run A:
Design cpu_design, start of the top module:
module cpu_design (reset, clock, write_read, M_address, M_data_in, M_data_out,overflow,status);
Size: roughly 1400 cells after synthesis, ~11000 um2 of cells after synthesis.
make LEC_CHECK=0 CAP_MARGIN=25 CELL_PAD_IN_SITES_DETAIL_PLACEMENT=0 CELL_PAD_IN_SITES_GLOBAL_PLACEMENT=1 CORE_ASPECT_RATIO=0.84 CORE_MARGIN=3 CORE_UTILIZATION=40 CTS_CLUSTER_SIZE=56 GPL_ROUTABILITY_DRIVEN=0 GPL_TIMING_DRIVEN=1 HOLD_SLACK_MARGIN=-0.04 SLEW_MARGIN=10 TNS_END_PERCENT=40 finish   # period 6.4 ns
run.sh (not shown) runs the stock make flow with config.mk's settings and CLKGATE_MAP_FILE=.
Run A finished every step from synthesis to the final layout, and the layout passed the timing, design-rule and antenna checks.
Input changes introduced in run B (baseline for comparison: run A):
# run A
export LEC_CHECK = 0
export CAP_MARGIN = 25
export CELL_PAD_IN_SITES_DETAIL_PLACEMENT = 0
export CELL_PAD_IN_SITES_GLOBAL_PLACEMENT = 1
export CORE_ASPECT_RATIO = 0.84
export CORE_MARGIN = 3
export CORE_UTILIZATION = 40
export CTS_CLUSTER_SIZE = 56
export GPL_ROUTABILITY_DRIVEN = 0
export GPL_TIMING_DRIVEN = 1
export HOLD_SLACK_MARGIN = -0.04
export SLEW_MARGIN = 10
export TNS_END_PERCENT = 40
create_clock -name core_clock -period 6.4 [get_ports {clock}]
# run B
export LEC_CHECK = 0
export CAP_MARGIN = 20
export CORE_MARGIN = 2
export CORE_UTILIZATION = 24
export SLEW_MARGIN = 20
create_clock -name core_clock -period 9.75 [get_ports {clock}]
Findings:
Run B vs. run A: final area now sits at about the same level; wire length on met2 fell 1.6%; total cell area at the placement stage decreased by about 0.4% relative to the old numbers; global-route track usage on met1 has decreased.
Routing layer with the top usage in global route = met2: run B; routing layer with the top usage in global route = met1: run A
For run C, these inputs were changed with respect to run B:
# run B
export LEC_CHECK = 0
export CAP_MARGIN = 20
export CORE_MARGIN = 2
export CORE_UTILIZATION = 24
export SLEW_MARGIN = 20
create_clock -name core_clock -period 9.75 [get_ports {clock}]
# run C
export LEC_CHECK = 0
export CAP_MARGIN = 20
export CORE_MARGIN = 7
export CORE_UTILIZATION = 40
export CTS_CLUSTER_SIZE = 48
export SLEW_MARGIN = 20
create_clock -name core_clock -period 8.0 [get_ports {clock}]
## What came out
Comparing routed wire length on met3 for run C and run B, the bigger number came from run C.
In the reports for run C and run B, the larger total wirelength of the detailed-routed design belongs to run C.
The run with more setup slack is run B; run C has less.
From run B to run C the numbers moved as follows: fraction of area in clock buffers and inverters held steady; area growth from synthesis to layout went down.
Per the comparison of run C with run B, flip-flop and latch share of the layout cell area +0.40 points; multi-input gate share of total cell area has increased.
Inputs modified between run C and run D:
# run C
export LEC_CHECK = 0
export CAP_MARGIN = 20
export CORE_MARGIN = 7
export CORE_UTILIZATION = 40
export CTS_CLUSTER_SIZE = 48
export SLEW_MARGIN = 20
create_clock -name core_clock -period 8.0 [get_ports {clock}]
# run D
export LEC_CHECK = 0
export CAP_MARGIN = 20
export CORE_MARGIN = 2
export CORE_UTILIZATION = 40
export CTS_CLUSTER_DIAMETER = 333
export CTS_CLUSTER_SIZE = 90
export SLEW_MARGIN = 20
export TNS_END_PERCENT = 15
create_clock -name core_clock -period 8.0 [get_ports {clock}]
### Flow results
There was hardly any difference in effective utilization at floorplan between run D and run C.
Run D has amount of wire on met2 after detailed routing below what run C had.
Length in cells of the worst reg-to-reg path for run D: 1 down relative to run C
Total non-filler cell area in the finished layout across run C and run D: no real change.
### run D -> run E
# run D
export LEC_CHECK = 0
export CAP_MARGIN = 20
export CORE_MARGIN = 2
export CORE_UTILIZATION = 40
export CTS_CLUSTER_DIAMETER = 333
export CTS_CLUSTER_SIZE = 90
export SLEW_MARGIN = 20
export TNS_END_PERCENT = 15
create_clock -name core_clock -period 8.0 [get_ports {clock}]
# run E
export LEC_CHECK = 0
export CAP_MARGIN = 20
export CORE_MARGIN = 2
export CORE_UTILIZATION = 65
export SLEW_MARGIN = 20
create_clock -name core_clock -period 2.78 [get_ports {clock}]
Tool error GRT-0116 stopped run E during global routing; no final results. Comparing run E and run D, area of the placeable core is lower on run E. On effective utilization at floorplan, the lower figure sits with run D, not run E. Compared with run D, run E shows final RePlAce weighted congestion that has gone up by more than 10%. Compared to run D, run E was floorplanned on a smaller die. Diff run E and run D: number of buffers added for setup after CTS lower in run D. In run E relative to run D, horizontal die dimension had gone down by more than 10%.

Starting RTL as in the previous note.
## cpu_design
module cpu_design (reset, clock, write_read, M_address, M_data_in, M_data_out,overflow,status);
Settings: LEC_CHECK=0, CAP_MARGIN=25, CELL_PAD_IN_SITES_DETAIL_PLACEMENT=0, CELL_PAD_IN_SITES_GLOBAL_PLACEMENT=3, CORE_ASPECT_RATIO=0.84, CORE_MARGIN=3, CORE_UTILIZATION=40, CTS_CLUSTER_SIZE=56, GPL_ROUTABILITY_DRIVEN=0, GPL_TIMING_DRIVEN=1, HOLD_SLACK_MARGIN=-0.04, PLACE_DENSITY_LB_ADDON=0.01, SLEW_MARGIN=10, TNS_END_PERCENT=40; clock period 6.4 ns.
Then changed:
CAP_MARGIN = 20   (was 25)
CELL_PAD_IN_SITES_DETAIL_PLACEMENT = not set   (was 0)
CELL_PAD_IN_SITES_GLOBAL_PLACEMENT = not set   (was 3)
CORE_ASPECT_RATIO = not set   (was 0.84)
CORE_MARGIN = 7   (was 3)
CTS_CLUSTER_SIZE = 48   (was 56)
GPL_ROUTABILITY_DRIVEN = not set   (was 0)
GPL_TIMING_DRIVEN = not set   (was 1)
HOLD_SLACK_MARGIN = not set   (was -0.04)
PLACE_DENSITY_LB_ADDON = not set   (was 0.01)
SLEW_MARGIN = 40   (was 10)
TNS_END_PERCENT = not set   (was 40)
clock period = 8.0 ns   (was 6.4 ns; I/O delays follow)
Area after synthesis does not change; routed wire length came out lower by 11%; design area came out lower by 1.3%; hold slack barely changes; worst setup slack gets better by 0.25 ns; via count hardly moves; synthesized cell count stays the same; register-to-register slack gets better by 0.74 ns.
Then changed:
CORE_MARGIN = 2   (was 7)
CORE_UTILIZATION = 66   (was 40)
CTS_CLUSTER_SIZE = not set   (was 48)
SLEW_MARGIN = 20   (was 40)
clock period = 10.6 ns   (was 8.0 ns; I/O delays follow)
The changed run completed with no timing, DRC or antenna violations.
Clock skew came out higher by 0.013 ns.
Cell area drops by about 3%.
Wire length goes down by about 8%.
Sequential cell count stays the same.
Via count stays flat.
Setup slack gains 0.52 ns.
Count of clock-buffer cells in the layout went up by 1.
Then changed:
CAP_MARGIN = 35   (was 20)
CTS_CLUSTER_DIAMETER = 89   (was not set)
SETUP_SLACK_MARGIN = -0.35   (was not set)
clock period = 4.28 ns   (was 10.6 ns; I/O delays follow)
Outcome:
- With this change the flow produced a layout that fails on negative setup slack
- non-clock buffer count increases by 192
- final cell count grows by 12%
- final area rises by 17%
- die size is unchanged
- global-route usage grows by 4.8 points
- register-to-register slack loses 2.1 ns
Then changed:
ABC_AREA = 1   (was not set)
CAP_MARGIN = 20   (was 35)
CTS_CLUSTER_DIAMETER = not set   (was 89)
PLACE_DENSITY = 0.38   (was not set)
SETUP_SLACK_MARGIN = not set   (was -0.35)
clock period = 6.78 ns   (was 4.28 ns; I/O delays follow)
The changed run completed with no timing, DRC or antenna violations.
Setup slack improved by 0.75 ns.
Sequential cell count does not change.
Design area falls by roughly a tenth.
Global-route usage falls by 2.0 points.

## job 6670
Starting RTL as in the previous note.
==> flow/config.mk <==
export PLATFORM = sky130hd
export DESIGN_NAME = cpu_design
export DESIGN_NICKNAME = cpu_design
export VERILOG_FILES = /design/flow/design.v
export SDC_FILE = /design/flow/constraint.sdc
export NUM_CORES = 4
export LEC_CHECK = 0
export ABC_AREA = 1
export CAP_MARGIN = 20
export CELL_PAD_IN_SITES_DETAIL_PLACEMENT = 1
export CELL_PAD_IN_SITES_GLOBAL_PLACEMENT = 2
export CORE_MARGIN = 2
export CORE_UTILIZATION = 39
export CTS_CLUSTER_SIZE = 24
export GPL_ROUTABILITY_DRIVEN = 0
export HOLD_SLACK_MARGIN = -0.09
export MAX_ROUTING_LAYER = met5
export SLEW_MARGIN = 20
==> flow/constraint.sdc <==
create_clock -name core_clock -period 8.44 [get_ports {clock}]
set_input_delay 1.6880 -clock core_clock [delete_from_list [all_inputs] [get_ports {clock}]]
set_output_delay 1.6880 -clock core_clock [all_outputs]
set_load 0.01 [all_outputs]
Job 6670: all stages complete, timing, DRC and antenna checks passed
Inputs modified between job 6670 and job 1552:
# job 6670
export LEC_CHECK = 0
export ABC_AREA = 1
export CAP_MARGIN = 20
export CELL_PAD_IN_SITES_DETAIL_PLACEMENT = 1
export CELL_PAD_IN_SITES_GLOBAL_PLACEMENT = 2
export CORE_MARGIN = 2
export CORE_UTILIZATION = 39
export CTS_CLUSTER_SIZE = 24
export GPL_ROUTABILITY_DRIVEN = 0
export HOLD_SLACK_MARGIN = -0.09
export MAX_ROUTING_LAYER = met5
export SLEW_MARGIN = 20
create_clock -name core_clock -period 8.44 [get_ports {clock}]
# job 1552
export LEC_CHECK = 0
export CAP_MARGIN = 20
export CORE_MARGIN = 2
export CORE_UTILIZATION = 68
export CTS_CLUSTER_SIZE = 47
export SETUP_SLACK_MARGIN = 0.76
export SLEW_MARGIN = 20
create_clock -name core_clock -period 2.78 [get_ports {clock}]
### Flow results
[job 1552 vs job 6670] height of the die: lower in job 1552. In job 1552, the synthesized cell count came out 425 below the value in job 6670. On job 1552: synthesized-area fraction occupied by and/or/nand/nor cells is 20 points lower than what job 6670 gave. Job 1552 did not finish; a tool error ended it in clock tree synthesis. Combined area of all synthesized cells was lower in job 1552 than in job 6670.
Input-level comparison between job 9427 and job 1552:
# job 1552
export LEC_CHECK = 0
export CAP_MARGIN = 20
export CORE_MARGIN = 2
export CORE_UTILIZATION = 68
export CTS_CLUSTER_SIZE = 47
export SETUP_SLACK_MARGIN = 0.76
export SLEW_MARGIN = 20
create_clock -name core_clock -period 2.78 [get_ports {clock}]
# job 9427
export LEC_CHECK = 0
export ABC_AREA = 1
export CAP_MARGIN = 20
export CORE_MARGIN = 2
export CORE_UTILIZATION = 71
export CTS_CLUSTER_DIAMETER = 364
export CTS_CLUSTER_SIZE = 97
export SLEW_MARGIN = 20
create_clock -name core_clock -period 4.95 [get_ports {clock}]
### Flow results
Job 9427 reached the end of the flow, and the finished layout is clean on the timing, design-rule and antenna checks. Compared with job 1552, job 9427 shows number of distinct library cell variants in the gate-level netlist after synthesis that has gone down by more than a quarter. The run showing the smaller weighted congestion reported at the end of routability-driven placement is job 9427. Going from job 1552 to job 9427, sequential share of the synthesized area -0.33 points, gate count after technology mapping went up by 425, synthesized-area fraction occupied by xor and xnor cells lost 1.2 points. Post-placement worst setup slack in job 9427 is 1.49 ns above job 1552. | area after synthesis | job 9427 vs job 1552 | about 1.6% higher |. Diff job 1552 and job 9427: die height higher in job 1552. Relative to job 1552, horizontal die dimension has decreased by 1.3% in job 9427. Cmp job 9427 vs job 1552: number of standard-cell rows in the floorplan lower in job 9427. Against job 1552 as the reference, job 9427 delivers a lower chip area.
Inputs modified between job 9427 and job 9028:
# job 9427
export LEC_CHECK = 0
export ABC_AREA = 1
export CAP_MARGIN = 20
export CORE_MARGIN = 2
export CORE_UTILIZATION = 71
export CTS_CLUSTER_DIAMETER = 364
export CTS_CLUSTER_SIZE = 97
export SLEW_MARGIN = 20
create_clock -name core_clock -period 4.95 [get_ports {clock}]
# job 9028
export LEC_CHECK = 0
export CAP_MARGIN = 20
export CORE_MARGIN = 2
export CORE_UTILIZATION = 40
export SLEW_MARGIN = 20
create_clock -name core_clock -period 8.0 [get_ports {clock}]
## What came out
Job 9028 did not stop at any stage, and its layout met the timing, design-rule and antenna checks. Job 9028 ends up with a synthesized area that is about 1.5% lower than in job 9427. Compare job 9427 and job 9028 | well-tap cell count higher: job 9028. [job 9028 vs job 9427] global-route met3 utilization: lower in job 9028.
--- input diff job 9028..job 6572 ---
# job 9028
export LEC_CHECK = 0
export CAP_MARGIN = 20
export CORE_MARGIN = 2
export CORE_UTILIZATION = 40
export SLEW_MARGIN = 20
create_clock -name core_clock -period 8.0 [get_ports {clock}]
# job 6572
export LEC_CHECK = 0
export CAP_MARGIN = 20
export CORE_ASPECT_RATIO = 0.5
export CORE_MARGIN = 2
export CORE_UTILIZATION = 40
export CTS_CLUSTER_DIAMETER = 333
export CTS_CLUSTER_SIZE = 90
export SLEW_MARGIN = 20
create_clock -name core_clock -period 8.0 [get_ports {clock}]
--- outcome ---
- Delta (job 6572 minus job 9028): well-tap cell count saw an increase; total of clock buffers placed in the layout +1; count of mapped cells out of synthesis ~0 delta; worst setup slack after layout decreased by 0.031 ns relative to the old numbers.
- In job 6572, number of vias after detailed routing is higher than in job 9028.
- Global placement routability congestion delta for job 6572 relative to job 9028: 0.014 higher
- Taking job 9028 as the reference, in job 6572 core utilization before placement went up, clock insertion delay at the later pin of the skew report did not really move.
- Job 6572 | status: complete | timing, DRC, antenna: pass
